==> flow/design.v <==
`timescale 1ns / 1ps
module Contador_Comparador(
	input	clk, rst,
	input enable,
	output reg iguales	
	);
reg [25:0] CuentaCada20ns;
always @ (posedge rst or posedge clk) 
	begin
	  if (rst) CuentaCada20ns <= 0;  
	  else if (iguales) CuentaCada20ns <= 0;
			else if (enable) CuentaCada20ns <= CuentaCada20ns +1;
			else CuentaCada20ns <= CuentaCada20ns;
	end
always @(CuentaCada20ns)
	begin
		if (CuentaCada20ns == 5_000) 
			iguales = 'b1; 
		else iguales = 0;
end
endmodule
`timescale 1ns / 1ps
module Debouncer(
    input Clock,
    input Reset,
    input Switch,
    output reg One_Shot,
	 output reg Sw_Clean
    );
	 parameter [2:0] Ini  = 'b000;
	 parameter [2:0] Shot = 'b001;
	 parameter [2:0] Off1 = 'b011;
	 parameter [2:0] Sw_1 = 'b010;
	 parameter [2:0] Off2 = 'b110;
	 wire Delay_End;
	 reg [2:0] Status;
	 always @ (posedge Reset, posedge Clock)
		begin
			if (Reset)
				Status <= Ini;
			else
				case (Status)
					Ini: if (Switch)
						Status <= Shot;
					else
						Status <= Ini; 
					Shot: Status <= Off1;
					Off1: if (Delay_End)
						Status <= Sw_1;
					else
						Status <= Off1;
					Sw_1: if (~Switch)
						Status <= Off2;
					else
						Status <= Sw_1;
					Off2: if (Delay_End)
						Status <= Ini;
					else
						Status <= Off2;
					default: Status <= Ini;
				endcase
		end
	always @ (Status)
		begin
			case (Status)
				Ini:  begin One_Shot = 'b0; Sw_Clean = 'b0; end
				Shot: begin One_Shot = 'b1; Sw_Clean = 'b0; end
				Off1: begin One_Shot = 'b0; Sw_Clean = 'b1; end
				Sw_1: begin One_Shot = 'b0; Sw_Clean = 'b0; end
				Off2: begin One_Shot = 'b0; Sw_Clean = 'b1; end
				default: begin One_Shot = 'b0; Sw_Clean = 'b0; end
			endcase
		end
	Contador_Comparador CC(.clk(Clock), .rst(Reset), .enable(Switch), .iguales(Delay_End));
endmodule
`timescale 1ns / 1ps
module MaquinaEstados(
	input A,
	input B,
	input clk,
	input reset,
	output reg inc,
	output reg dec
);
parameter espera = 'b0000;
parameter a_0    = 'b0001; 
parameter a_1    = 'b0010; 
parameter b_0    = 'b0011; 
parameter b_1    = 'b0100; 
reg [2:0] estado;
always @ (posedge clk, posedge reset)
begin
	if(reset)
		estado <= 0;
	else
	begin
		case(estado)
		espera:
		begin
			if(A == 1 && B == 0) estado <= a_0;
			else if(B == 1 && A == 0) estado <= b_0;
		end
		a_0:
		begin
			if(B)	estado <= a_1;
		end
		b_0:
		begin
			if(A) estado <= b_1;
		end
		a_1:
		begin
			estado <= espera;
		end
		b_1:
		begin
			estado <= espera;
		end
		default:	estado <= espera;
		endcase
	end
end
always @ (estado)
begin
	case(estado)
	espera:
	begin
		inc = 0;
		dec = 0;
	end
	a_0:
	begin
		inc = 0;
		dec = 0;
	end
	b_0:
	begin
		inc = 0;
		dec = 0;
	end
	a_1:
	begin
		inc = 1;
		dec = 0;
	end
	b_1:
	begin
		inc = 0;
		dec = 1;
	end
	default:
	begin
		inc = 0;
		dec = 0;
	end
	endcase
end
endmodule
`timescale 1ns / 1ps
module SumadorRotary #(parameter [11:0] resetValue = 12'd0)(
	input clk,
	input reset,
	input inc,
	input dec,
	output reg [15:0] result
    );
parameter increase = 15;
	always @ (posedge reset or posedge clk)
		begin
		if(reset) result <= resetValue;
		else if(inc)
		begin
			result <= result+increase;
		end
		else if(dec)
		begin
				result <= result-increase;
		end
		end
endmodule
`timescale 1ns / 1ps
module RotaryEncoders #(parameter [11:0] resetValue = 12'd0)(
	input clk,
	input reset,
	input LeftA,
	input LeftB,
	input RightA,
	input RightB,
	output [15:0] result,
	output [15:0] result2,
	output moved		 
    );
	 wire LeftA_shot;
	 wire LeftB_shot;
	 wire RightA_shot;
	 wire RightB_shot;
	 wire increase;
	 wire decrease;
	 wire [15:0] res;
	 wire increase2;
	 wire decrease2;
	 wire [15:0] res2;
	 Debouncer deb1(.Clock(clk), .Reset(reset), .Switch(LeftA), .Sw_Clean(LeftA_shot));
	 Debouncer deb2(.Clock(clk), .Reset(reset), .Switch(LeftB), .Sw_Clean(LeftB_shot));
	 MaquinaEstados maquina1(.A(LeftA_shot), .B(LeftB_shot), .clk(clk), .reset(reset), .inc(increase), .dec(decrease));
	 SumadorRotary #(resetValue) sumador(.clk(clk), .reset(reset), .inc(increase), .dec(decrease), .result(res));
	 Debouncer deb4(.Clock(clk), .Reset(reset), .Switch(RightA), .Sw_Clean(RightA_shot));
	 Debouncer deb3(.Clock(clk), .Reset(reset), .Switch(RightB), .Sw_Clean(RightB_shot));
	 MaquinaEstados maquina2(.A(RightA_shot), .B(RightB_shot), .clk(clk), .reset(reset), .inc(increase2), .dec(decrease2));
	 SumadorRotary #(resetValue) sumador2(.clk(clk), .reset(reset), .inc(increase2), .dec(decrease2), .result(res2));
	 assign result = res;
	 assign result2 = res2;
	 assign moved = increase | decrease | increase2 | decrease2;
endmodule
`timescale 1ns / 1ps
module clockdiv(
	input wire clk,		 
	input wire clr,		 
	output wire dclk,		 
	output wire segclk	 
	);
reg [16:0] q;
always @(posedge clk or posedge clr)
begin
	if (clr == 1)
		q <= 0;
	else
		q <= q + 1;
end
assign segclk = q[16];
assign dclk = q[0];
endmodule
`timescale 1ns / 1ps
module vga640x480(
	input wire clk,			      
	input wire pix_en,		      
	input wire moved,		      
	input wire clr,	           
	input [15:0] posx,
	input [15:0] posy,
	input [15:0] posx2,
	input [15:0] posy2,
	output wire hsync,		  
	output wire vsync,		 
	output reg[2:0] red,	      
	output reg[2:0] green,    
	output reg[1:0] blue,	    
	output [3:0] score1,
	output [3:0] score2
	);
parameter cursor_width  = 20;
parameter cursor_height = 20;
parameter ball_size = 10;
reg [15:0] ball_x;
reg [15:0] ball_y;
localparam [6:0] cursor_size_player1 = 20;
localparam [6:0] cursor_size_player2 = 20;
reg [3:0] player1_score;
reg [3:0] player2_score;
reg [7:0] player1_color;
reg [7:0] player2_color;
parameter hpixels  = 800;        
parameter vlines   = 521;       
parameter hpulse   = 96; 	    
parameter vpulse   = 2; 	   
parameter hbp      = 144; 	  
parameter hfp      = 784; 	 
parameter vbp      = 31;   
parameter vfp      = 511; 
reg [9:0] hc;
reg [9:0] vc;
always @(posedge clk or posedge clr)
begin
	if (clr == 1)
	begin
		hc <= 0;
		vc <= 0;
	end
	else if (pix_en)
	begin
		if (hc < hpixels - 1)
			hc <= hc + 1;
		else
		begin
			hc <= 0;
			if (vc < vlines - 1)
				vc <= vc + 1;
			else
				vc <= 0;
		end
	end
end
assign hsync = (hc < hpulse) ? 0:1;
assign vsync = (vc < vpulse) ? 0:1;
reg printH_player1;
reg printV_player1;
reg printH_ball;
reg printV_ball;
reg printH_player2;
reg printV_player2;
always @*
begin
	printV_player1 = (vc > vbp + posy && vc < vbp + posy + cursor_size_player1);
	printV_player2 = (vc > vbp + posy2 && vc < vbp + posy2 + cursor_size_player2);
	printV_ball    = (vc > vbp + ball_y && vc < vbp + ball_y + ball_size);
end
always @*
begin
	printH_player1 = (hc > hbp + posx && hc < hbp + posx + cursor_size_player1);
	printH_player2 = (hc > hbp + posx2 && hc < hbp + posx2 + cursor_size_player2);
	printH_ball    = (hc > hbp + ball_x && hc < hbp + ball_x + ball_size);
end
always @ (printH_player1, printV_player1, printH_player2, printV_player2, printH_ball, printV_ball, player1_color, player2_color)
begin
	if(printH_player1 && printV_player1 && printH_ball && printV_ball && printH_player2 && printV_player2)
	begin
		red = 3'b101;
		green = 3'b110;
		blue = 2'b01;
	end
	else if(printH_player1 && printV_player1)
	begin
		red = player1_color[7:5];
		green = player1_color[4:2];
		blue = player1_color[1:0];
	end
	else if(printH_player2 && printV_player2)
	begin
		red = player2_color[7:5];
		green = player2_color[4:2];
		blue = player2_color[1:0];
	end
	else if(printH_ball && printV_ball)
	begin
		red = 3'b001;
		green = 3'b111;
		blue = 2'b01;
	end
	else
	begin
		red = 3'b000;
		green = 3'b000;
		blue = 2'b00;
	end
end
reg [8:0] random;
always @(posedge clk or posedge clr)
begin
	if (clr == 1)
		random <= 0;
	else if (pix_en)
	begin
		if (random == 400)
			random <= 0;
		else
			random <= random + 1'b1;
	end
end
reg moved_q;
always @(posedge clk or posedge clr)
begin
	if (clr == 1)
	begin
		moved_q <= 0;
		ball_x <= 300;
		ball_y <= 300;
		player1_score <= 0;
		player2_score <= 0;
		player1_color <= 8'b11100110;
		player2_color <= 8'b00101011;
	end
	else
	begin
		moved_q <= moved;
		if (moved_q)
		begin
			if((ball_x >= posx && ball_x <= posx + cursor_size_player1) && (ball_y >= posy && ball_y <= posy + cursor_size_player1))
			begin
				ball_x <= random[8:0] ;
				ball_y <= random[8:0] ;
				player1_score <= player1_score + 1;
				player1_color <= player1_color+1;
			end
			else if((ball_x >= posx2 && ball_x <= posx2 + cursor_size_player2) && (ball_y >= posy2 && ball_y <= posy2 + cursor_size_player2))
			begin
				ball_x <= random[8:0] ;
				ball_y <= random[8:0] ;
				player2_score <= player2_score + 1;
				player2_color <= player2_color+1;
			end
		end
	end
end
assign score1 = player1_score;
assign score2 = player2_score;
endmodule
`timescale 1ns / 1ps
module nCounter #(parameter integer limit=2, parameter busSize = 4)(
    input clk, enable, rst,
    output reg [busSize-1:0] count,
	 output reg overflow
    );
	 always @ (posedge rst, posedge clk)
	 begin
		if(rst)
		begin
			count<='b0;
			overflow <= 0;
		end
		else
		begin
		overflow <= 0;
		if(count == limit)  
			begin
				count<='b0;
				overflow <= 1;
			end
		else if(enable)
			count<=count+'b1;
		end
	 end
endmodule
`timescale 1ns / 1ps
module Timer #(parameter busSize = 26, parameter binTime = 50_000_000)(
    input clk, enable, rst,
    output reg toggle
    );
	 reg [busSize-1:0] localCount;
	 reg [busSize-1:0] limit;
	always @ (posedge rst, posedge clk) 
	begin
		if (rst) begin localCount <= 0; limit <= binTime; end
		else if (toggle) localCount <= 0;
		else if (enable) localCount <= localCount +1;
	end
	always @ (limit, localCount) 
	begin
		if (localCount == limit) toggle = 'b1; 
		else toggle = 'b0;
	end
endmodule
`timescale 1ns / 1ps
module Mux4_4(
    input [3:0] numA,
	 input [3:0] numB,
	 input [3:0] numC,
	 input [3:0] numD,
    input [1:0] sw,
    output [3:0] out
    );
	 assign out = (sw[0] == 1) ? (sw[1] == 1 ? numD : numB) : (sw[1] == 1 ? numC : numA);
endmodule
`timescale 1ns / 1ps
module bin_to_hex(
    input w,
    input x,
    input y,
    input z,
    output [6:0] num
    );
		assign num[6]= (~w&~x&~y&z)| (~w&x&~y&~z)| (w&x&~y&z)| (w&~x&y&z);
		assign num[5]= (w&x&y&z)| (w&x&y&~z)| (w&x&~y&~z)| (w&~x&y&z)|(~w&x&y&~z)|(~w&x&~y&z);
		assign num[4]= (~w&~x&y&~z)| (w&x&~y&~z)| (w&x&y);
		assign num[3]= (x&y&z)| (~x&~y&z)| (w&~x&y&~z)| (~w&x&~y&~z);
		assign num[2]= (~w&z)| (~x&~y&z)| (~w&x&~y);
		assign num[1] = (~w&~x&~y&z)| (~w&~x&y&z)| (~w&~x&y&~z)| (~w&x&y&z)| (w&x&~y&z);
		assign num[0]= (~w&~x&~y)| (~w&x&y&z)| (w&x&~y&~z);
endmodule
`timescale 1ns / 1ps
module Display(
	 input clk,
	 input rst,
	 input [3:0]A, 
	 input [3:0]B, 
	 input [3:0]C, 
	 input [3:0]D,
    output [6:0] numOut,
    output [3:0] transistor
    );
	 wire tggl;
	 wire [1:0] switcher;
	 wire [3:0] currentNumber;
	 Timer #(22, 250_000) dispTimer(.clk(clk), .enable(1'b1), .rst(rst), .toggle(tggl));  
	 nCounter #(4, 2) switch(.clk(clk),.count(switcher), .enable(tggl), .rst(rst), .overflow());  
	 Mux4_4 numbers(.sw(switcher), .numA(D), .numB(C), .numC(B), .numD(A), .out(currentNumber));
	 Mux4_4 oneCold(.sw(switcher), .numA(4'b0111), .numB(4'b1011), .numC(4'b1101), .numD(4'b1110), .out(transistor));
	 bin_to_hex converter(.w(currentNumber[3]),.x(currentNumber[2]),.y(currentNumber[1]),.z(currentNumber[0]), .num(numOut));	 
endmodule
`timescale 1ns / 1ps
module SuperBallPickupMasterRotaryChampionDeluxe5(
	input LeftA,
	input LeftB,
	input RightA,
	input RightB,
	input LeftA2,
	input LeftB2,
	input RightA2,
	input RightB2,
	input wire clk,			 
	input wire reset,			 
	output wire [6:0] seg,	 
	output wire [3:0] an,	 
	output wire dp,			 
	output wire [2:0] red,	 
	output wire [2:0] green, 
	output wire [1:0] blue,	 
	output wire hsync,		 
	output wire vsync,			 
	output resetOut
	);
wire segclk;
wire dclk;
assign dp = 1;
wire [15:0] posx;
wire [15:0] posy;
wire [15:0] posx2;
wire [15:0] posy2;
wire moved1;
wire moved2;
RotaryEncoders #(12'd100) rot(.clk(clk),.reset(reset), .LeftA(LeftA),.LeftB(LeftB),.RightA(RightA),.RightB(RightB),.result(posx),.result2(posy),.moved(moved1));
RotaryEncoders #(12'd400) rot2(.clk(clk),.reset(reset), .LeftA(LeftA2),.LeftB(LeftB2),.RightA(RightA2),.RightB(RightB2),.result(posx2),.result2(posy2),.moved(moved2));
clockdiv U1(.clk(clk),.clr(reset),.segclk(segclk),.dclk(dclk));
wire [3:0] score1;
wire [3:0] score2;
vga640x480 U3(.clk(clk),.pix_en(~dclk),.moved(moved1 | moved2),.clr(reset),.hsync(hsync),.vsync(vsync), .posx(posx), .posy(posy),  .posx2(posx2), .posy2(posy2), .red(red),.green(green),.blue(blue),.score1(score1),.score2(score2));
Display outputDisp(.clk(clk),.rst(reset),.A(4'b0001),.B(score1),.C(4'b0010),.D(score2),.numOut(seg),.transistor(an));
assign resetOut = reset;
endmodule
==> flow/run.sh <==
#!/bin/bash
# the make line also repeats each setting of config.mk as NAME=value (left out here)
make -C /OpenROAD-flow-scripts/flow DESIGN_CONFIG=/design/flow/config.mk WORK_HOME=/design/flow/orfs CLKGATE_MAP_FILE= finish
==> flow/config.mk <==
export PLATFORM = sky130hd
export DESIGN_NAME = SuperBallPickupMasterRotaryChampionDeluxe5
export DESIGN_NICKNAME = SuperBallPickupMasterRotaryChampionDeluxe5
export VERILOG_FILES = /design/flow/design.v
export SDC_FILE = /design/flow/constraint.sdc
export NUM_CORES = 4
export LEC_CHECK = 0
export ABC_AREA = 0
export CAP_MARGIN = 20
export CELL_PAD_IN_SITES_GLOBAL_PLACEMENT = 3
export CORE_ASPECT_RATIO = 0.91
export CORE_MARGIN = 5
export CORE_UTILIZATION = 27
export CTS_CLUSTER_SIZE = 36
export GPL_ROUTABILITY_DRIVEN = 0
export MIN_ROUTING_LAYER = met2
export PLACE_DENSITY_LB_ADDON = 0.12
export SETUP_SLACK_MARGIN = 0.63
export SLEW_MARGIN = 20
export TNS_END_PERCENT = 90
==> flow/constraint.sdc <==
create_clock -name core_clock -period 6.54 [get_ports {clk}]
set_input_delay 1.3080 -clock core_clock [delete_from_list [all_inputs] [get_ports {clk}]]
set_output_delay 1.3080 -clock core_clock [all_outputs]
set_load 0.01 [all_outputs]
==> reports/metrics.yaml, run 1 <==
status: "no timing/DRC/antenna violations"
post-route-cell-area_sq_um: 33600
cts_buffers: 55
clock_power_share_pct: 47.2
hold_start: "rot.deb2.Status[3]"
clock_latency_ps: 670
cts-root-buf: "clkbuf_16"
dp_hpwl_um: 57400
placedInstanceArea_sq_um: 30700
hold-path-endpoint: "rot.deb2.Status[4]"
fp.dieW_um: 351
crit_type: "reg -> out"
ys_sh_adder_pct: 13.3
hold_depth: 1
yosys.area_share.xor_xnor_pct: 12.6
rr_startpoint: "rot.sumador2.result[2]"
ys_cells: 3086
nFillCells: 10900
grt_max_degree: 161
reg2reg_to: "U3.ball_x[4]"
slew_headroom_pct: 24.1
clockBufferDepth: 3
hold_buffers: 0
ys_seq_share_pct: 37.0
area_leaders: "dfrtp_1 34%, ha_1 13%, xnor2_1 8.1%"
regArea_sq_um: 10600
crit_family: "simple AND/OR/NAND/NOR gates"
path_clk_slew_ps: 60
grt_use_total_pct: 21.4
fin_hold_ws_ps: 435
max_freq_mhz: 167
rr_worst_depth: 15
yosysWarnings: 9
drt_iter0_drc: 3158
setup.worst_path.end: "green[2]"
cp_slowest_cell: "or4b_4"
p_total_w: 0.00665
p_per_area_nw_per_um2: 198
worstPathMaxFanout: 6
cp.required_ps: 5230
fin_util_pct: 32.1
internal_power_w: 0.00482
first_global_vias: 35000
grt.overflow.total: 0
power.switching_w: 0.00183
simple_gate_share_pct: 20.1
crit_start: "rot.sumador2.result[2]"
p_leak_nw: 15.0
drtPass1Iterations: 7
syn_area_per_cell_sq_um: 9.25
antenna_found_initial: 2
hold_class: "reg -> reg"
yosysTopAreaCellShare_pct: 33.6
vdd_ir_drop_max_mv: 0.191
path_buffers: 3
coreArea_sq_um: 105000
topCombFamilyByArea: "simple AND/OR/NAND/NOR gates"
endpoint_kind: "output port"
fin_cells: 4634
switching_share_pct: 27.5
drt-total-wl_um: 82000
comb_power_w: 0.000510
ys_async_sr_fraction_pct: 100
cts.sinks: 420
h-tree-depth: 2
finalHoldViolCount: 0
maxPowerGroup: "the clock network"
muxShareOfSynthArea_pct: 1.69
synth_top_cell_by_count: "dfrtp_1"
syn_area_sq_um: 28500
wl_per_cell_um: 17.7
finalMaxSlewViolations: 0
drv_cap: 0
ant_nets: 0
synth-edff-count: 0
port_buffers: 31
worst_path_most_repeated_cell: "nand4_1"
p_seq_w: 0.00300
powerClk_w: 0.00313
cts_tree: "built"
grt_pass1_wl_um: 130000
slowest_delay_ps: 610
arrival_ps: 4690
rows: 113
combGateArea_sq_um: 17600
rsz0062_at_grt: "yes"
top_cells_by_count: "383 x dfrtp_1, 296 x ha_1, 264 x xnor2_1"
drc: 0
synth_top_flop_cell: "dfrtp_1"
dieArea_sq_um: 112000
cp_cell_sequence: "inv_4 -> ha_4 -> nor2b_4 -> a21oi_4 -> xnor2_4 -> ha_1 -> nand4_1 -> nor3_2 -> a2111oi_2 -> nand4_1 -> or4b_4 -> nor4_4 -> nand3_2 -> buf_6 -> mux2_2 -> a221o_1 -> buf_2"
tightest_slew_ps: 1130
ys_ff: 420
skew_ps: 55.5
tool_warnings: 76
die_y_um: 320
via_per_inst: 6.78
io_pins: 33
via_count: 31400
p_comb_share_pct: 7.7
seq_power_share_pct: 45.2
synth_cell_types: 90
syn2layout_area_growth_pct: 17.5
yosys.area_share.aoi_pct: 11.7
ys_area_sq_um: 28500
cp-start-kind: "register"
fin_crit_sh_pct: 91.6
worst-path-stages: 17
setup_viol: 0
yosysTopAreaCell: "dfrtp_1"
fin_crit_ps: 5990
synth_cells: 3086
fin_nets: 3511
mappedNetlistNets: 3396
rrSetupSlack_ps: 2190
fp-utilization_pct: 27.3
post-place-cells: 4477
[final cells by class]
cell class	instances	share of cell area [%]
Antenna cell	7	0.0522
Clock buffer	82	4.88
Clock inverter	21	0.608
Inverter	181	2.04
Multi-Input combinational cell	2407	52.5
Sequential cell	420	31.5
Tap cell	1380	5.15
Timing Repair Buffer	136	3.27
[layer usage]
layer	routed length (um)	global-route usage, %	share of wire, %
met5	315	2.08	0.38
met4	3550	3.35	4.3
met3	34900	31.0	43
met2	43200	24.9	53
met1	0	-	0
[through the flow]
stage	setup TNS, ps	setup WS (ps)
after floorplan	-154460	-403
after global placement	0	409
after detailed placement	0	278
after CTS	0	486
after global routing	0	409
final	0	547
[what timing repair did]
| action | in CTS | in global routing |
|---|---|---|
| resized | 112 | 56 |
| setup endpoints to repair | 8 | 8 |
| pin swaps | 29 | 22 |
| setup buffers | 27 | 19 |
==> run 2: changes to the inputs <==
ABC_AREA = 1   (was 0)
CELL_PAD_IN_SITES_GLOBAL_PLACEMENT = default   (was 3)
CORE_ASPECT_RATIO = default   (was 0.91)
CORE_MARGIN = 2   (was 5)
CORE_UTILIZATION = 66   (was 27)
CTS_CLUSTER_SIZE = default   (was 36)
GPL_ROUTABILITY_DRIVEN = default   (was 0)
MIN_ROUTING_LAYER = default   (was met2)
PLACE_DENSITY_LB_ADDON = default   (was 0.12)
SETUP_SLACK_MARGIN = 1.47   (was 0.63)
TNS_END_PERCENT = default   (was 90)
clock period = 5.71 ns   (was 6.54 ns; I/O delays follow)
==> reports/metrics.yaml, run 2 <==
slowest_delay_ps: 580  # -30 ps
rsz0062_at_grt: "yes"
wl_per_cell_um: 14.4  # -19%
fin_nets: 4572  # +30%
ys_seq_share_pct: 34.1  # -2.8 points
crit_start: "U3.ball_x[2]"
finalWeightedCongestion: 0.921
p_total_w: 0.00754  # +13%
fin_crit_ps: 5070
setup.worst_path.end: "green[2]"
hold-path-endpoint: "rot2.deb1.Status[4]"
synth-edff-count: 0  # unchanged
grt_use_total_pct: 29.7  # +8.3 points
cp-start-kind: "register"
finalHoldViolCount: 0  # unchanged
ys_cells: 4161  # +35%
tool_warnings: 78  # +2.6%
syn_area_sq_um: 30900  # +8.3%
seq_power_share_pct: 45.5  # +0.3 points
ys_async_sr_fraction_pct: 100  # unchanged
hold_start: "rot2.deb1.Status[3]"
rr_startpoint: "rot2.sumador.result[4]"
endpoint_kind: "output port"
nFillCells: 3765  # -65%
yosys.area_share.aoi_pct: 10.5  # -1.3 points
path_buffers: 2  # -1
crit_type: "reg -> out"
dieArea_sq_um: 48600  # -57%
first_global_vias: 25700  # -26%
via_count: 27200  # -14%
cts_tree: "built"
hold_class: "reg -> reg"
path_clk_slew_ps: 60  # about the same
drt_iter0_drc: 1828  # -42%
ys_sh_adder_pct: 12.2  # -1.1 points
cp_cell_sequence: "inv_4 -> ha_4 -> nand2_4 -> nand3_4 -> or3_4 -> nand2_4 -> nor2_2 -> nand2_1 -> nor2_1 -> a21oi_1 -> ha_1 -> a211o_1 -> a211oi_2 -> nand4_1 -> nor2_4 -> nand3_4 -> nand2_2 -> nor2_1 -> nor2_2 -> buf_2"
clock_power_share_pct: 45.9  # -1.3 points
setup_viol: 0  # unchanged
ys_ff: 420  # unchanged
h-tree-depth: 2  # unchanged
synth_top_flop_cell: "dfrtp_1"
cts-root-buf: "clkbuf_16"
dp_hpwl_um: 51200  # -11%
synth_top_cell_by_count: "nand2_1"
p_seq_w: 0.00343  # +14%
arrival_ps: 3930  # -760 ps
post-route-cell-area_sq_um: 34500  # +2.9%
clock_latency_ps: 620  # -50 ps
yosysWarnings: 9  # unchanged
p_leak_nw: 17.3  # +15%
syn_area_per_cell_sq_um: 7.43  # -20%
drv_cap: 0  # unchanged
simple_gate_share_pct: 27.8  # +7.7 points
topCombFamilyByArea: "simple AND/OR/NAND/NOR gates"
worstPathMaxFanout: 7  # +1
yosysTopAreaCellShare_pct: 31.0  # -2.6 points
clockBufferDepth: 3  # unchanged
drc: 0  # unchanged
worst-path-stages: 20  # +3
ys_area_sq_um: 30900  # +8.3%
crit_family: "simple AND/OR/NAND/NOR gates"
rows: 79  # -30%
port_buffers: 31  # unchanged
grt.overflow.total: 0  # unchanged
grt_pass1_wl_um: 120000  # -7.2%
antenna_found_initial: 0  # -2
power.switching_w: 0.00193  # +5.4%
yosys.area_share.xor_xnor_pct: 6.66  # -6.0 points
rrSetupSlack_ps: 1820  # -370 ps
comb_power_w: 0.000650  # +27%
max_freq_mhz: 197
area_leaders: "dfrtp_1 31%, ha_1 12%, nand2_1 10%"
fp.dieW_um: 220  # -37%
tightest_slew_ps: 940  # -191 ps
antenna-diode-count: 0  # -7
rr_worst_depth: 20  # +5
setup_slack_ps: 638  # +91.3 ps
grt_max_degree: 163  # +1.2%
yosysTopAreaCell: "dfrtp_1"
p_per_area_nw_per_um2: 218  # +10%
via_per_inst: 5.54  # -18%
drtPass1Iterations: 6  # -1
synth_cell_types: 71  # -21%
fin_crit_sh_pct: 88.8  # -2.8 points
ant_nets: 0  # unchanged
tns_ps: 0  # unchanged
drt-total-wl_um: 70700  # -14%
top_cells_by_count: "850 x nand2_1, 646 x inv_1, 416 x nor2_1"
hold_buffers: 0  # unchanged
coreArea_sq_um: 46400  # -56%
powerClk_w: 0.00346  # +11%
cts_buffers: 47  # -15%
switching_share_pct: 25.6  # -1.9 points
synth_cells: 4161  # +35%
skew_ps: 43.1  # -12.4 ps
reg2reg_to: "U3.player2_color[2]"
slew_headroom_pct: 36.8  # +13 points
maxPowerGroup: "the clock network"
dpl_worst_slack_ps: 705  # +427 ps
mappedNetlistNets: 4471  # +32%
placedInstanceArea_sq_um: 32000  # +4.0%
internal_power_w: 0.00561  # +16%
vdd_ir_drop_max_mv: 0.251  # +32%
muxShareOfSynthArea_pct: 0  # -1.7 points
syn2layout_area_growth_pct: 11.7
p_comb_share_pct: 8.6  # +0.9 points
cp.required_ps: 4570  # -660 ps
cts.sinks: 420  # unchanged
io_pins: 33  # unchanged
fp-utilization_pct: 66.7  # +39 points
status: "no timing/DRC/antenna violations"
finalMaxSlewViolations: 0  # unchanged
fin_cells: 4908  # +5.9%
hold_depth: 1  # unchanged
die_y_um: 220  # -31%
post-place-cells: 4775  # +6.7%
cp_slowest_cell: "dfstp_2"
## run 2: cell type report
type | instances | area, sq um | area share [%]
clock inverters | 25 | 475 | 1.38
flip-flops and latches | 420 | 10600 | 30.6
inverters | 657 | 2480 | 7.19
repair buffers | 94 | 807 | 2.34
well taps | 607 | 759 | 2.20
clock buffers | 63 | 1330 | 3.84
multi-input cells | 3042 | 18100 | 52.4
## run 2: stage by stage
step,hold slack (ps),util [%]
after floorplan,417,-
after global routing,458,74.5
final,434,74.5
after CTS,443,73.8
after detailed placement,430,69.0
after global placement,420,69.0
## run 2: routing by layer
layer	vias up	part of all wire [%]	routed length (um)	global-route usage, %
met2	570	46	32700	49.3
li1	13900	-	-	-
met5	-	0	0	0
met3	98	4.8	3410	3.45
met4	0	1.9	1380	7.61
met1	12600	47	33200	41.4
## run 2: what timing repair did
item,4_1_cts,5_1_grt
endpoints found under the hold margin,0,0
endpoints found under the setup margin,8,11
buffers inserted,28,17
gates resized,97,49
pin swaps,34,27
==> run 3: changes to the inputs <==
ABC_AREA = 0   (was 1)
CAP_MARGIN = 0   (was 20)
CELL_PAD_IN_SITES_DETAIL_PLACEMENT = 2   (was default)
CELL_PAD_IN_SITES_GLOBAL_PLACEMENT = 2   (was default)
CORE_ASPECT_RATIO = 0.85   (was default)
CORE_MARGIN = 5   (was 2)
CORE_UTILIZATION = 65   (was 66)
CTS_CLUSTER_SIZE = 36   (was default)
GPL_ROUTABILITY_DRIVEN = 1   (was default)
GPL_TIMING_DRIVEN = 0   (was default)
HOLD_SLACK_MARGIN = 0.14   (was default)
MIN_ROUTING_LAYER = met1   (was default)
PLACE_DENSITY_LB_ADDON = 0.12   (was default)
SETUP_SLACK_MARGIN = -0.24   (was 1.47)
SLEW_MARGIN = 15   (was 20)
TNS_END_PERCENT = 90   (was default)
clock period = 6.54 ns   (was 5.71 ns; I/O delays follow)
==> reports/metrics.yaml, run 3 <==
ys_area_sq_um: 28500  # -7.7%
ys_sh_adder_pct: 13.3  # +1.1 points
status: "aborted with a tool error"
mappedNetlistNets: 3396  # -24%
area_leaders: "dfrtp_1 34%, ha_1 13%, xnor2_1 8.1%"
synth_top_cell_by_count: "dfrtp_1"
topCombFamilyByArea: "simple AND/OR/NAND/NOR gates"
ys_cells: 3086  # -26%
simple_gate_share_pct: 20.1  # -7.7 points
top_cells_by_count: "383 x dfrtp_1, 296 x ha_1, 264 x xnor2_1"
ys_seq_share_pct: 37.0  # +2.8 points
synth_top_flop_cell: "dfrtp_1"
haltStage: "global placement without I/O (3_1_place_gp_skip_io)"
synth-edff-count: 0  # unchanged
ys_ff: 420  # unchanged
syn_area_per_cell_sq_um: 9.25  # +24%
error: "[ERROR FLW-0024] Place density exceeds 1.0 (current PLACE_DENSITY_LB_ADDON =  0.12). Please check if the value of  PLACE_DENSITY_LB_ADDON is between 0 and 0.99."
fp-utilization_pct: 66.1  # -0.60 points
yosys.area_share.aoi_pct: 11.7  # +1.3 points
yosysWarnings: 9  # unchanged
rows: 70  # -11%
fp.dieW_um: 237  # +7.6%
coreArea_sq_um: 43200  # -6.9%
die_y_um: 203  # -7.8%
synth_cells: 3086  # -26%
muxShareOfSynthArea_pct: 1.69  # +1.7 points
syn_area_sq_um: 28500  # -7.7%
synth_cell_types: 90  # +27%
ys_async_sr_fraction_pct: 100  # unchanged
yosys.area_share.xor_xnor_pct: 12.6  # +6.0 points
yosysTopAreaCellShare_pct: 33.6  # +2.6 points
yosysTopAreaCell: "dfrtp_1"
dieArea_sq_um: 48200  # -0.78%
==> run 4: changes to the inputs <==
ABC_AREA = 1   (was 0)
CAP_MARGIN = 20   (was 0)
CELL_PAD_IN_SITES_DETAIL_PLACEMENT = default   (was 2)
CELL_PAD_IN_SITES_GLOBAL_PLACEMENT = default   (was 2)
CORE_ASPECT_RATIO = default   (was 0.85)
CORE_MARGIN = 2   (was 5)
CORE_UTILIZATION = 72   (was 65)
CTS_CLUSTER_DIAMETER = 376   (was default)
CTS_CLUSTER_SIZE = 10   (was 36)
GPL_ROUTABILITY_DRIVEN = default   (was 1)
GPL_TIMING_DRIVEN = default   (was 0)
HOLD_SLACK_MARGIN = default   (was 0.14)
MIN_ROUTING_LAYER = default   (was met1)
PLACE_DENSITY_LB_ADDON = 0.16   (was 0.12)
SETUP_SLACK_MARGIN = 1.66   (was -0.24)
SLEW_MARGIN = 20   (was 15)
TNS_END_PERCENT = default   (was 90)
clock period = 5.63 ns   (was 6.54 ns; I/O delays follow)
==> reports/metrics.yaml, run 4 <==
rows: 75  # +7.1%
yosysTopAreaCellShare_pct: 31.0  # -2.6 points
grt.overflow.total: 0
rr_worst_depth: 18
post-route-cell-area_sq_um: 34200
fp.dieW_um: 211  # -11%
drv_cap: 0
p_seq_w: 0.00349
cp_cell_sequence: "inv_2 -> buf_4 -> nand3_4 -> nand2_1 -> nand2_1 -> nand2_2 -> nor2_2 -> xor2_1 -> buf_4 -> inv_1 -> ha_1 -> nand2_2 -> inv_1 -> nand3_1 -> nor3_1 -> a211oi_2 -> nand4_1 -> nor2_4 -> nand3_4 -> nand3_2 -> nand2_1 -> clkdlybuf4s15_2"
ys_sh_adder_pct: 12.2  # -1.1 points
syn2layout_area_growth_pct: 10.6
switching_share_pct: 27.4
rrSetupSlack_ps: 1910
hold_class: "reg -> reg"
slowest_delay_ps: 550
clockBufferDepth: 3
fin_crit_ps: 5150
syn_area_sq_um: 30900  # +8.3%
synth-edff-count: 0  # unchanged
via_count: 28400
antenna_found_initial: 0
rr_startpoint: "rot2.sumador.result[4]"
muxShareOfSynthArea_pct: 0  # -1.7 points
cp_slowest_cell: "dfstp_2"
powerClk_w: 0.00289
clock_power_share_pct: 41.0
fin_nets: 4596
p_comb_share_pct: 9.6
drtPass1Iterations: 8
path_clk_slew_ps: 70
setup_viol: 0
port_buffers: 31
dieArea_sq_um: 44600  # -7.5%
synth_cell_types: 71  # -21%
dpl_worst_slack_ps: 555
p_total_w: 0.00705
seq_power_share_pct: 49.4
area_leaders: "dfrtp_1 31%, ha_1 12%, nand2_1 10%"
finalHoldViolCount: 0
p_leak_nw: 17.2
hold_start: "rot2.deb4.Status[3]"
first_global_vias: 27000
setup_slack_ps: 484
via_per_inst: 5.83
cts_buffers: 47
yosys.area_share.xor_xnor_pct: 6.66  # -6.0 points
arrival_ps: 4020
syn_area_per_cell_sq_um: 7.43  # -20%
grt_max_degree: 127
drc: 0
power.switching_w: 0.00193
topCombFamilyByArea: "simple AND/OR/NAND/NOR gates"
reg2reg_to: "U3.player2_score[0]"
synth_top_flop_cell: "dfrtp_1"
h-tree-depth: 2
ys_seq_share_pct: 34.1  # -2.8 points
yosys.area_share.aoi_pct: 10.5  # -1.3 points
fin_crit_sh_pct: 91.4
fin_hold_ws_ps: 434
p_per_area_nw_per_um2: 206
tns_ps: 0
yosysTopAreaCell: "dfrtp_1"
cts_tree: "built"
rsz0062_at_grt: "yes"
slew_headroom_pct: 24.7
mappedNetlistNets: 4471  # +32%
synth_top_cell_by_count: "nand2_1"
path_buffers: 6
status: "no timing/DRC/antenna violations"
ys_async_sr_fraction_pct: 100  # unchanged
die_y_um: 211  # +4.0%
worst_path_most_repeated_cell: "nand2_1"
synth_cells: 4161  # +35%
finalMaxSlewViolations: 0
ant_nets: 0
placedInstanceArea_sq_um: 31900
io_pins: 33
cts.sinks: 420
hold_depth: 1
clock_latency_ps: 610
ys_ff: 420  # unchanged
worstPathMaxFanout: 8
maxPowerGroup: "registers"
drt-total-wl_um: 74000
setup.worst_path.end: "red[1]"
antenna-diode-count: 0
wl_per_cell_um: 15.2
fp-utilization_pct: 73.4  # +7.3 points
tool_warnings: 74
dp_hpwl_um: 51600
comb_power_w: 0.000675
tightest_slew_ps: 1130
ys_cells: 4161  # +35%
vdd_ir_drop_max_mv: 0.314
finalWeightedCongestion: 0.943
crit_family: "simple AND/OR/NAND/NOR gates"
skew_ps: 22.7
grt_pass1_wl_um: 124000
simple_gate_share_pct: 27.8  # +7.7 points
grt_use_total_pct: 33.1
coreArea_sq_um: 42100  # -2.4%
yosysWarnings: 9  # unchanged
ys_area_sq_um: 30900  # +8.3%
endpoint_kind: "output port"
crit_type: "reg -> out"
drt_iter0_drc: 2459
cp.required_ps: 4500
internal_power_w: 0.00512
cp-start-kind: "register"
hold-path-endpoint: "rot2.deb4.Status[4]"
cts-root-buf: "clkbuf_16"
top_cells_by_count: "850 x nand2_1, 646 x inv_1, 416 x nor2_1"
crit_start: "U3.ball_x[2]"
worst-path-stages: 22
max_freq_mhz: 194
==> run 4: area by class of cell <==
cell class / count / area (sq um)
Timing Repair Buffer: 118 / 970
Multi-Input combinational cell: 3042 / 18100
Sequential cell: 420 / 10600
Inverter: 657 / 2480
Fill cell: 2831 / 7920
Tap cell: 539 / 674
Clock buffer: 85 / 1340
Clock inverter: 2 / 50.0
==> run 4: repair_timing <==
item	CTS	global route
resized	97	73
pin swaps	39	32
gates cloned	0	0
buffers inserted	44	24
hold buffers	0	0
endpoints found under the setup margin	13	27
==> run 4: metrics by stage <==
| stage | instances | utilization [%] |
|---|---|---|
| after floorplan | 4161 | - |
| after global routing | 4863 | 81.2 |
| after global placement | 4708 | 75.7 |
| after detailed placement | 4708 | 75.7 |
| after CTS | 4839 | 80.1 |
| final | 4863 | 81.2 |
==> run 4: routing by layer <==
| metal | global-route usage, % | share of wire, % |
|---|---|---|
| met1 | 43.6 | 43 |
| met2 | 55.9 | 47 |
| met3 | 4.49 | 6.5 |
| met4 | 12.2 | 3.4 |
| met5 | 0 | 0 |
==> run 5: changes to the inputs <==
CAP_MARGIN = 15   (was 20)
CTS_CLUSTER_DIAMETER = default   (was 376)
CTS_CLUSTER_SIZE = default   (was 10)
PLACE_DENSITY_LB_ADDON = default   (was 0.16)
SETUP_SLACK_MARGIN = -0.73   (was 1.66)
TNS_END_PERCENT = 10   (was default)
clock period = 8.28 ns   (was 5.63 ns; I/O delays follow)
==> reports/metrics.yaml, run 5 <==
synth-edff-count: 0  # unchanged
cts_tree: "built"
clock_power_share_pct: 41.7  # +0.7 points
p_comb_share_pct: 9.3  # -0.3 points
area_leaders: "dfrtp_1 31%, ha_1 12%, nand2_1 10%"
via_count: 27300  # -3.8%
drtPass1Iterations: 6  # -2
wl_per_cell_um: 14.6  # -3.8%
die_y_um: 211  # unchanged
fp.dieW_um: 211  # unchanged
status: "no timing/DRC/antenna violations"
internal_power_w: 0.00353  # -31%
reg2reg_to: "U3.player2_color[6]"
comb_power_w: 0.000451  # -33%
hold_class: "reg -> reg"
tns_ps: 0  # unchanged
coreArea_sq_um: 42100  # unchanged
cp_cell_sequence: "inv_1 -> ha_1 -> xnor2_1 -> inv_1 -> ha_1 -> o21ai_0 -> nor2_1 -> nand2_1 -> nor2_1 -> a21oi_1 -> ha_1 -> a211o_1 -> a211oi_1 -> nand4_1 -> nor2_1 -> nand3_4 -> nand2_1 -> nor2_1 -> nor2_1 -> clkdlybuf4s50_1"
hold_start: "rot2.deb1.Status[3]"
cts_buffers: 45  # -4.3%
drt-total-wl_um: 70000  # -5.4%
tightest_slew_ps: 1100  # -27.7 ps
rrSetupSlack_ps: 4360  # +2450 ps
tool_warnings: 75  # +1.4%
ys_sh_adder_pct: 12.2  # unchanged
finalMaxSlewViolations: 0  # unchanged
crit_family: "simple AND/OR/NAND/NOR gates"
fin_crit_sh_pct: 78.2  # -13 points
synth_top_flop_cell: "dfrtp_1"
ys_ff: 420  # unchanged
grt_pass1_wl_um: 119000  # -3.6%
worstPathMaxFanout: 9  # +1
crit_type: "reg -> out"
hold-path-endpoint: "rot2.deb1.Status[4]"
maxPowerGroup: "registers"
crit_start: "U3.ball_x[1]"
yosysTopAreaCellShare_pct: 31.0  # unchanged
seq_power_share_pct: 49.0  # -0.4 points
muxShareOfSynthArea_pct: 0  # unchanged
hold_depth: 1  # unchanged
ys_async_sr_fraction_pct: 100  # unchanged
rsz0062_at_grt: "no"
port_buffers: 31  # unchanged
yosysWarnings: 9  # unchanged
first_global_vias: 25700  # -4.9%
cp_slowest_cell: "dfrtp_1"
ys_cells: 4161  # unchanged
switching_share_pct: 27.1  # -0.28 points
rr_worst_depth: 18  # unchanged
drv_cap: 0  # unchanged
setup_viol: 0  # unchanged
yosysTopAreaCell: "dfrtp_1"
finalHoldViolCount: 0  # unchanged
h-tree-depth: 2  # unchanged
yosys.area_share.aoi_pct: 10.5  # unchanged
cp-start-kind: "register"
io_pins: 33  # unchanged
skew_ps: 29.1  # +6.37 ps
via_per_inst: 5.71  # -2.1%
power.switching_w: 0.00131  # -32%
drt_iter0_drc: 2145  # -13%
hold_buffers: 0  # unchanged
rows: 75  # unchanged
grt_use_total_pct: 32.0  # -1.1 points
slew_headroom_pct: 26.5  # +1.8 points
max_freq_mhz: 154
synth_cell_types: 71  # unchanged
worst-path-stages: 20  # -9.1%
simple_gate_share_pct: 27.8  # unchanged
synth_top_cell_by_count: "nand2_1"
antenna_found_initial: 0  # unchanged
nFillCells: 3154  # +11%
grt.overflow.total: 0  # unchanged
syn_area_per_cell_sq_um: 7.43  # unchanged
fin_hold_ws_ps: 435  # +0.906 ps
rr_startpoint: "rot.sumador2.result[2]"
synth_cells: 4161  # unchanged
fin_nets: 4515  # -1.8%
ant_nets: 0  # unchanged
mappedNetlistNets: 4471  # unchanged
ys_area_sq_um: 30900  # unchanged
cp.required_ps: 6620  # +2120 ps
vdd_ir_drop_max_mv: 0.191  # -39%
path_buffers: 3  # -3
antenna-diode-count: 0  # unchanged
fin_crit_ps: 6480
syn2layout_area_growth_pct: 7.69
grt_max_degree: 141  # +11%
syn_area_sq_um: 30900  # unchanged
cts-root-buf: "clkbuf_16"
drc: 0  # unchanged
cts.sinks: 420  # unchanged
p_per_area_nw_per_um2: 145  # -29%
slowest_delay_ps: 560  # about the same
worst_path_most_repeated_cell: "nor2_1"
finalWeightedCongestion: 0.960  # +1.8%
yosys.area_share.xor_xnor_pct: 6.66  # unchanged
p_leak_nw: 16.8  # -2.2%
cts_setup_buffers: 0  # -100%
fp-utilization_pct: 73.4  # unchanged
clock_latency_ps: 610  # about the same
arrival_ps: 4820  # +800 ps
p_seq_w: 0.00237  # -32%
path_clk_slew_ps: 60  # about the same
topCombFamilyByArea: "simple AND/OR/NAND/NOR gates"
endpoint_kind: "output port"
top_cells_by_count: "850 x nand2_1, 646 x inv_1, 416 x nor2_1"
powerClk_w: 0.00202  # -30%
clockBufferDepth: 3  # unchanged
dieArea_sq_um: 44600  # unchanged
dp_hpwl_um: 50800  # -1.5%
ys_seq_share_pct: 34.1  # unchanged
cts.repair.resized: 0  # -100%
setup.worst_path.end: "red[0]"
[run 5: final cells by class]
cell class	instances	area (sq um)	share of cell area [%]
flip-flops and latches	420	10600	31.7
clock buffers	70	1360	4.08
clock inverters	14	128	0.383
well taps	539	674	2.03
inverters	657	2470	7.42
multi-input cells	3042	17700	53.2
repair buffers	39	408	1.22
[run 5: per-layer routing]
layer	vias up	global-route usage (%)	part of all wire (%)
met5	-	0	0
met4	0	8.09	1.9
met3	107	4.09	5.7
met2	769	53.5	47
met1	12600	44.3	46
li1	13800	-	-
[run 5: stage by stage]
stage          total power, W  utilization [%]  worst slack, ps  instances  area, sq um
4_1_cts               0.00487             79.0             1820       4781        33300
2_1_floorplan         0.00273                -              989       4161        30900
3_3_place_gp          0.00283             75.5             2540       4697        31800
6_report              0.00484             79.0             1800       4781        33300
5_1_grt               0.00505             79.0             1410       4781        33300
3_5_place_dp          0.00285             75.5             2460       4697        31800
==> run 6: changes to the inputs <==
ABC_AREA = default   (was 1)
CTS_CLUSTER_SIZE = 98   (was default)
SETUP_SLACK_MARGIN = -0.42   (was -0.73)
clock period = 8.23 ns   (was 8.28 ns; I/O delays follow)
==> reports/metrics.yaml, run 6 <==
hold-path-endpoint: "rot2.deb3.Status[4]"
cts_setup_buffers: 0  # unchanged
synth_cells: 3086  # -26%
clock_latency_ps: 590  # -20 ps
hold_depth: 1  # unchanged
post-place-cells: 3569  # -24%
yosysTopAreaCell: "dfrtp_1"
drt_iter0_drc: 1474  # -31%
mappedNetlistNets: 3396  # -24%
synth_top_cell_by_count: "dfrtp_1"
hold_start: "rot2.deb3.Status[3]"
rrSetupSlack_ps: 3450  # -910 ps
power.switching_w: 0.00124  # -5.6%
powerClk_w: 0.00205  # about the same
dp_hpwl_um: 45700  # -10%
via_per_inst: 6.22  # +9.0%
vdd_ir_drop_max_mv: 0.220  # +16%
wl_per_cell_um: 17.5  # +19%
nFillCells: 2644  # -16%
path_buffers: 2  # -1
cts.repair.resized: 0  # unchanged
finalWeightedCongestion: 0.944  # -1.6%
crit_family: "simple AND/OR/NAND/NOR gates"
clock_power_share_pct: 42.4  # +0.7 points
cp-start-kind: "register"
tool_warnings: 73  # -2.7%
synth_cell_types: 90  # +27%
p_seq_w: 0.00238  # about the same
max_freq_mhz: 139
ys_ff: 420  # unchanged
grt_use_total_pct: 31.4  # -0.62 points
ys_sh_adder_pct: 13.3  # +1.1 points
yosysTopAreaCellShare_pct: 33.6  # +2.6 points
fin_util_pct: 79.2  # +0.16 points
cts-root-buf: "clkbuf_16"
syn_area_sq_um: 28500  # -7.7%
switching_share_pct: 25.6  # -1.5 points
ys_seq_share_pct: 37.0  # +2.8 points
ys_area_sq_um: 28500  # -7.7%
tns_ps: 0  # unchanged
p_leak_nw: 14.3  # -15%
rr_startpoint: "rot.sumador.result[4]"
fp.dieW_um: 203  # -3.8%
ys_cells: 3086  # -26%
first_global_vias: 22400  # -13%
finalMaxSlewViolations: 0  # unchanged
synth_top_flop_cell: "dfrtp_1"
dieArea_sq_um: 41300  # -7.5%
via_count: 22700  # -17%
grt_pass1_wl_um: 108000  # -9.6%
syn_area_per_cell_sq_um: 9.25  # +24%
fp-utilization_pct: 73.3  # about the same
antenna-diode-count: 0  # unchanged
p_total_w: 0.00483  # -0.13%
rsz0062_at_grt: "no"
rows: 72  # -4.0%
cp_slowest_cell: "dfstp_2"
yosys.area_share.xor_xnor_pct: 12.6  # +6.0 points
ant_nets: 0  # unchanged
drv_cap: 0  # unchanged
worst-path-stages: 17  # -15%
tightest_slew_ps: 1010  # -95.3 ps
slew_headroom_pct: 33.0  # +6.4 points
h-tree-depth: 2  # unchanged
die_y_um: 203  # -3.8%
arrival_ps: 5560  # +740 ps
drtPass1Iterations: 8  # +2
drc: 0  # unchanged
fin_crit_ps: 7210
fin_crit_sh_pct: 87.6  # +9.4 points
ys_async_sr_fraction_pct: 100  # unchanged
grt_max_degree: 171  # +21%
area_leaders: "dfrtp_1 34%, ha_1 13%, xnor2_1 8.1%"
simple_gate_share_pct: 20.1  # -7.7 points
hold_buffers: 0  # unchanged
fin_nets: 3407  # -25%
yosysWarnings: 9  # unchanged
finalHoldViolCount: 0  # unchanged
cp.required_ps: 6580  # -40 ps
maxPowerGroup: "registers"
syn2layout_area_growth_pct: 7.98
skew_ps: 34.1  # +5.04 ps
cts_tree: "built"
top_cells_by_count: "383 x dfrtp_1, 296 x ha_1, 264 x xnor2_1"
muxShareOfSynthArea_pct: 1.69  # +1.7 points
p_per_area_nw_per_um2: 157  # +7.9%
rr_worst_depth: 15  # -3
reg2reg_to: "U3.ball_x[7]"
cts_buffers: 44  # -2.2%
setup.worst_path.end: "green[1]"
worstPathMaxFanout: 13  # +4
synth-edff-count: 0  # unchanged
slowest_delay_ps: 750  # +190 ps
crit_type: "reg -> out"
fin_cells: 3649  # -24%
path_clk_slew_ps: 60  # about the same
grt.overflow.total: 0  # unchanged
status: "no timing/DRC/antenna violations"
port_buffers: 31  # unchanged
crit_start: "U3.ball_x[2]"
coreArea_sq_um: 38900  # -7.6%
endpoint_kind: "output port"
clockBufferDepth: 3  # unchanged
io_pins: 33  # unchanged
topCombFamilyByArea: "simple AND/OR/NAND/NOR gates"
comb_power_w: 0.000400  # -11%
seq_power_share_pct: 49.3  # +0.3 points
yosys.area_share.aoi_pct: 11.7  # +1.3 points
drt-total-wl_um: 63800  # -8.8%
setup_viol: 0  # unchanged
fin_hold_ws_ps: 432  # -2.42 ps
hold_class: "reg -> reg"
cts.sinks: 420  # unchanged
p_comb_share_pct: 8.3  # -1.0 points
cp_cell_sequence: "inv_1 -> ha_1 -> a21boi_0 -> nand3_1 -> xnor2_1 -> or3_1 -> nor3_1 -> xor2_1 -> ha_1 -> nor2b_1 -> o21ai_0 -> nand4_1 -> nor3_1 -> and3_1 -> and3b_1 -> a221o_1 -> clkdlybuf4s50_1"
internal_power_w: 0.00359  # +1.9%
antenna_found_initial: 0  # unchanged
-- run 6: layer usage --
| layer | wire [um] | GRT usage, % | part of all wire (%) | up-vias |
|---|---|---|---|---|
| li1 | - | - | - | 10900 |
| met1 | 28200 | 41.0 | 44 | 11000 |
| met2 | 30800 | 53.8 | 48 | 583 |
| met3 | 2560 | 3.45 | 4.0 | 153 |
| met4 | 2240 | 12.4 | 3.5 | 0 |
| met5 | 0 | 0 | 0 | - |
-- run 6: cell type report --
cell class	instances	area [sq um]	area share, %
Timing Repair Buffer	43	425	1.38
Clock buffer	61	1270	4.11
Tap cell	518	648	2.10
Multi-Input combinational cell	2407	17000	55.2
Sequential cell	420	10600	34.2
Inverter	181	683	2.22
Clock inverter	19	226	0.735
-- run 6: stage by stage --
stage	worst slack [ps]	instance area, sq um
2_1_floorplan	949	28500
3_3_place_gp	1780	29300
3_5_place_dp	1670	29300
4_1_cts	1030	30800
5_1_grt	694	30800
6_report	1020	30800
==> run 7: changes to the inputs <==
ABC_AREA = 0   (was default)
CAP_MARGIN = 20   (was 15)
CELL_PAD_IN_SITES_GLOBAL_PLACEMENT = 3   (was default)
CORE_ASPECT_RATIO = 0.76   (was default)
CORE_MARGIN = 5   (was 2)
CORE_UTILIZATION = 27   (was 72)
CTS_CLUSTER_SIZE = 36   (was 98)
GPL_ROUTABILITY_DRIVEN = 1   (was default)
MIN_ROUTING_LAYER = met2   (was default)
PLACE_DENSITY_LB_ADDON = 0.12   (was default)
SETUP_SLACK_MARGIN = 0.63   (was -0.42)
SLEW_MARGIN = 15   (was 20)
TNS_END_PERCENT = 90   (was 10)
clock period = 6.54 ns   (was 8.23 ns; I/O delays follow)
==> reports/metrics.yaml, run 7 <==
area_leaders: "dfrtp_1 34%, ha_1 13%, xnor2_1 8.1%"
rrSetupSlack_ps: 1800  # -1650 ps
comb_power_w: 0.000511  # +28%
maxPowerGroup: "the clock network"
cts-root-buf: "clkbuf_16"
regArea_sq_um: 10600  # +0.13%
p_total_w: 0.00655  # +36%
drv_cap: 0  # unchanged
path_clk_slew_ps: 70  # about the same
combGateArea_sq_um: 17700  # +3.9%
coreArea_sq_um: 105000  # +170%
yosysWarnings: 9  # unchanged
cts_buffers: 52  # +18%
skew_ps: 64.4  # +30.3 ps
fp-utilization_pct: 27.1  # -46 points
seq_power_share_pct: 45.9  # -3.4 points
p_leak_nw: 15.0  # +5.4%
cp_slowest_cell: "or4b_4"
cp-start-kind: "register"
worst-path-stages: 17  # unchanged
drt-total-wl_um: 83000  # +30%
syn_area_sq_um: 28500  # unchanged
via_per_inst: 6.84  # +9.9%
hold_start: "rot.deb2.Status[3]"
via_count: 31600  # +39%
crit_family: "simple AND/OR/NAND/NOR gates"
yosysTopAreaCellShare_pct: 33.6  # unchanged
ys_ff: 420  # unchanged
finalMaxSlewViolations: 0  # unchanged
syn_area_per_cell_sq_um: 9.25  # unchanged
yosysTopAreaCell: "dfrtp_1"
fin_crit_ps: 6000
syn2layout_area_growth_pct: 17.6
setup_viol: 0  # unchanged
first_global_vias: 35600  # +59%
yosys.area_share.aoi_pct: 11.7  # unchanged
slew_headroom_pct: 36.5  # +3.6 points
post-place-cells: 4475  # +25%
synth_cells: 3086  # unchanged
synth_top_cell_by_count: "dfrtp_1"
nFillCells: 10900  # +310%
synth_cell_types: 90  # unchanged
crit_type: "reg -> out"
ys_seq_share_pct: 37.0  # unchanged
finalHoldViolCount: 0  # unchanged
internal_power_w: 0.00474  # +32%
max_freq_mhz: 167
power.switching_w: 0.00182  # +47%
topCombFamilyByArea: "simple AND/OR/NAND/NOR gates"
fin_util_pct: 31.9  # -47 points
p_per_area_nw_per_um2: 195  # +24%
switching_share_pct: 27.7  # +2.1 points
rr_worst_depth: 14  # -1
ys_async_sr_fraction_pct: 100  # unchanged
p_comb_share_pct: 7.8  # -0.5 points
drtPass1Iterations: 6  # -2
die_y_um: 293  # +44%
dp_hpwl_um: 58600  # +28%
fin_crit_sh_pct: 91.7  # +4.1 points
crit_start: "rot.sumador2.result[2]"
clock_power_share_pct: 46.3  # +3.9 points
clockBufferDepth: 3  # unchanged
io_pins: 33  # unchanged
ant_nets: 0  # unchanged
reg2reg_to: "U3.player2_score[1]"
drc: 0  # unchanged
tool_warnings: 79  # +8.2%
grt_use_total_pct: 21.7  # -9.7 points
ys_cells: 3086  # unchanged
finalWeightedCongestion: 0.859  # -9.0%
h-tree-depth: 2  # unchanged
drt_iter0_drc: 3058  # +110%
cts.sinks: 420  # unchanged
rr_startpoint: "rot.sumador2.result[3]"
grt_pass1_wl_um: 131000  # +21%
fp.dieW_um: 383  # +89%
antenna_found_initial: 1  # +1
path_buffers: 3  # +1
tightest_slew_ps: 949  # -56.5 ps
cts_tree: "built"
ys_area_sq_um: 28500  # unchanged
wl_per_cell_um: 17.9  # +2.6%
muxShareOfSynthArea_pct: 1.69  # unchanged
synth-edff-count: 0  # unchanged
rsz0062_at_grt: "yes"
yosys.area_share.xor_xnor_pct: 12.6  # unchanged
hold_class: "reg -> reg"
powerClk_w: 0.00304  # +48%
synth_top_flop_cell: "dfrtp_1"
arrival_ps: 4690  # -870 ps
status: "no timing/DRC/antenna violations"
rows: 104  # +44%
hold-path-endpoint: "rot.deb2.Status[4]"
clock_latency_ps: 670  # +80 ps
worstPathMaxFanout: 5  # -8
vdd_ir_drop_max_mv: 0.198  # -10%
mappedNetlistNets: 3396  # unchanged
dieArea_sq_um: 112000  # +170%
setup.worst_path.end: "red[0]"
hold_buffers: 0  # unchanged
simple_gate_share_pct: 20.1  # unchanged
top_cells_by_count: "383 x dfrtp_1, 296 x ha_1, 264 x xnor2_1"
endpoint_kind: "output port"
cp.required_ps: 5230  # -1350 ps
grt.overflow.total: 0  # unchanged
cp_cell_sequence: "inv_4 -> ha_4 -> nor2b_4 -> a21oi_4 -> xnor2_4 -> ha_4 -> nand4_1 -> nor3_2 -> a2111oi_2 -> nand4_1 -> or4b_4 -> nor4_4 -> nand3_4 -> buf_6 -> mux2_2 -> a221o_1 -> buf_6"
slowest_delay_ps: 580  # -170 ps
hold_depth: 1  # unchanged
ys_sh_adder_pct: 13.3  # unchanged
fin_cells: 4625  # +27%
fin_nets: 3510  # +3.0%
grt_max_degree: 135  # -21%
port_buffers: 31  # unchanged
p_seq_w: 0.00300  # +26%
-- run 7: layer usage --
layer	share of wire [%]	routed length [um]	vias to the layer above	global-route usage (%)
li1	-	-	11000	-
met1	0	0	11600	-
met2	50	41200	8577	23.5
met3	47	38600	398	34.0
met4	3.6	2970	8	2.75
met5	0.30	247	-	1.47
-- run 7: layout make-up --
type                            instances  share of cell area (%)
Tap cell                             1378                    5.13
Multi-Input combinational cell       2407                    52.6
Clock inverter                         26                   0.905
Inverter                              181                    2.04
Clock buffer                           72                    4.34
Timing Repair Buffer                  138                    3.45
Sequential cell                       420                    31.5
Antenna cell                            3                  0.0224
-- run 7: per-stage QoR --
step | cell area (sq um) | TNS, ps | hold WS (ps) | setup slack [ps]
final | 33600 | 0 | 427 | 542
after global routing | 33600 | 0 | 451 | 341
after CTS | 33100 | 0 | 433 | 468
after detailed placement | 30800 | 0 | 420 | 244
after global placement | 30700 | 0 | 416 | 391
after floorplan | 28500 | -154460 | 408 | -403
-- run 7: repair_timing --
item,4_1_cts,5_1_grt
pin swaps,28,27
buffers inserted,31,18
setup endpoints to repair,8,8
gates resized,106,68
==> run 8: changes to the inputs <==
ABC_AREA = default   (was 0)
CAP_MARGIN = 15   (was 20)
CELL_PAD_IN_SITES_DETAIL_PLACEMENT = 1   (was default)
CELL_PAD_IN_SITES_GLOBAL_PLACEMENT = default   (was 3)
CORE_ASPECT_RATIO = default   (was 0.76)
CORE_MARGIN = 9   (was 5)
CORE_UTILIZATION = 48   (was 27)
CTS_CLUSTER_DIAMETER = 311   (was default)
CTS_CLUSTER_SIZE = 10   (was 36)
GPL_TIMING_DRIVEN = 1   (was default)
MIN_ROUTING_LAYER = met1   (was met2)
PLACE_DENSITY_LB_ADDON = 0.14   (was 0.12)
SETUP_SLACK_MARGIN = 3.3   (was 0.63)
SLEW_MARGIN = 20   (was 15)
TNS_END_PERCENT = 100   (was 90)
clock period = 17.9 ns   (was 6.54 ns; I/O delays follow)
==> reports/metrics.yaml, run 8 <==
cts_buffers: 47  # -9.6%
met3_usage_pct: 2.70  # -31 points
slew_headroom_pct: 20.2  # -16 points
dieArea_sq_um: 68600  # -39%
drt_iter0_drc: 1110  # -64%
cp_slowest_cell: "dfstp_2"
ys_async_sr_fraction_pct: 100  # unchanged
topCombFamilyByArea: "simple AND/OR/NAND/NOR gates"
regArea_sq_um: 10600  # -0.13%
via_per_inst: 5.88  # -14%
fp.dieW_um: 262  # -32%
via_count: 23000  # -27%
clock_latency_ps: 600  # -70 ps
finalMaxSlewViolations: 0  # unchanged
cp-start-kind: "register"
endpoint_kind: "output port"
rows: 88  # -15%
yosys.area_share.aoi_pct: 11.7  # unchanged
hold_start: "rot.deb4.Status[3]"
coreArea_sq_um: 58200  # -45%
rr_worst_depth: 15  # +1
clockBufferDepth: 3  # unchanged
drv_cap: 0  # unchanged
path_clk_slew_ps: 70  # about the same
p_total_w: 0.00218  # -67%
area_leaders: "dfrtp_1 34%, ha_1 13%, xnor2_1 8.1%"
drc: 0  # unchanged
yosysTopAreaCell: "dfrtp_1"
arrival_ps: 6070  # +1380 ps
port_buffers: 31  # unchanged
seq_power_share_pct: 50.2  # +4.3 points
power.switching_w: 0.000588  # -68%
hold-path-endpoint: "rot.deb4.Status[4]"
syn_area_sq_um: 28500  # unchanged
top_cells_by_count: "383 x dfrtp_1, 296 x ha_1, 264 x xnor2_1"
cts.sinks: 420  # unchanged
cts_tree: "built"
rsz0062_at_grt: "no"
drt-total-wl_um: 74400  # -10%
die_y_um: 262  # -11%
reg2reg_to: "U3.ball_x[7]"
yosysTopAreaCellShare_pct: 33.6  # unchanged
fin_crit_ps: 9650
rrSetupSlack_ps: 12960  # +11160 ps
yosys.area_share.xor_xnor_pct: 12.6  # unchanged
worstPathMaxFanout: 9  # +4
finalHoldViolCount: 0  # unchanged
slowest_delay_ps: 640  # +60 ps
muxShareOfSynthArea_pct: 1.69  # unchanged
hold_class: "reg -> reg"
synth_cell_types: 90  # unchanged
yosysWarnings: 9  # unchanged
crit_family: "simple AND/OR/NAND/NOR gates"
tool_warnings: 69  # -13%
tns_ps: 0  # unchanged
worst-path-stages: 16  # -1
cp_cell_sequence: "inv_1 -> ha_1 -> nand2b_1 -> a21oi_1 -> xnor2_1 -> ha_1 -> nand4_1 -> nor3_1 -> a2111oi_0 -> nand4_1 -> or4b_1 -> nor4_1 -> nand3_1 -> mux2_2 -> a211oi_1 -> clkdlybuf4s50_1"
p_comb_share_pct: 8.6  # +0.8 points
powerClk_w: 0.000899  # -70%
maxPowerGroup: "registers"
mappedNetlistNets: 3396  # unchanged
path_buffers: 2  # -1
grt.overflow.total: 0  # unchanged
internal_power_w: 0.00159  # -66%
comb_power_w: 0.000187  # -63%
crit_start: "rot.sumador2.result[2]"
synth_top_flop_cell: "dfrtp_1"
dp_hpwl_um: 54100  # -7.6%
io_pins: 33  # unchanged
cts_setup_buffers: 0  # -100%
ys_seq_share_pct: 37.0  # unchanged
ys_cells: 3086  # unchanged
clock_power_share_pct: 41.2  # -5.1 points
simple_gate_share_pct: 20.1  # unchanged
fin_nets: 3414  # -2.7%
wl_per_cell_um: 19.0  # +6.1%
first_global_vias: 24800  # -30%
nFillCells: 6643  # -39%
fin_crit_sh_pct: 53.9  # -38 points
combGateArea_sq_um: 17000  # -3.8%
setup_viol: 0  # unchanged
syn_area_per_cell_sq_um: 9.25  # unchanged
synth-edff-count: 0  # unchanged
ys_ff: 420  # unchanged
drtPass1Iterations: 5  # -1
h-tree-depth: 2  # unchanged
p_seq_w: 0.00110  # -63%
met1_usage_pct: 27.7  # +28 points
ys_sh_adder_pct: 13.3  # unchanged
met2_usage_pct: 38.0  # +15 points
crit_type: "reg -> out"
setup.worst_path.end: "green[0]"
hold_depth: 1  # unchanged
tightest_slew_ps: 1190  # +239 ps
ys_area_sq_um: 28500  # unchanged
cp.required_ps: 14320  # +9090 ps
ant_nets: 0  # unchanged
synth_top_cell_by_count: "dfrtp_1"
rr_startpoint: "rot.sumador.result[4]"
fp-utilization_pct: 49.0  # +22 points
cts-root-buf: "clkbuf_16"
antenna_found_initial: 1  # unchanged
skew_ps: 31.8  # -32.7 ps
status: "no timing/DRC/antenna violations"
switching_share_pct: 26.9  # -0.78 points
vdd_ir_drop_max_mv: 0.0804  # -59%
grt_pass1_wl_um: 126000  # -3.9%
grt_use_total_pct: 21.8  # +0.10 points
grt_max_degree: 165  # +22%
hold_buffers: 0  # unchanged
p_per_area_nw_per_um2: 70.4  # -64%
busiest_layer: "met2"
max_freq_mhz: 104
finalWeightedCongestion: 0.882  # +2.6%
synth_cells: 3086  # unchanged
cts.repair.resized: 0  # -100%
syn2layout_area_growth_pct: 8.66
p_leak_nw: 14.2  # -5.7%
antenna-diode-count: 0  # -3
[run 8: cell type report]
class | count | area share (%)
well taps | 765 | 3.09
inverters | 181 | 2.20
clock buffers | 84 | 4.24
repair buffers | 47 | 1.43
multi-input cells | 2407 | 54.8
clock inverters | 3 | 0.177
flip-flops and latches | 420 | 34.0
[run 8: per-stage QoR]
step                setup WS, ps  area (sq um)  hold slack (ps)  util [%]  instances
finish                      8250         31000              441      53.3       3907
detailed placement          8960         29600              427      50.9       3820
floorplan                   8680         28500              408         -       3086
CTS                         8270         31000              441      53.2       3907
global route                7920         31000              457      53.3       3907
global placement            9170         29600              414      50.9       3820
[run 8: metal layers]
layer	part of all wire, %	up-vias
li1	-	11000
met1	44	11600
met2	49	310
met3	3.1	159
met4	3.1	2
met5	0.015	-
No activity file was given, so power comes from the tool's default toggle rates.
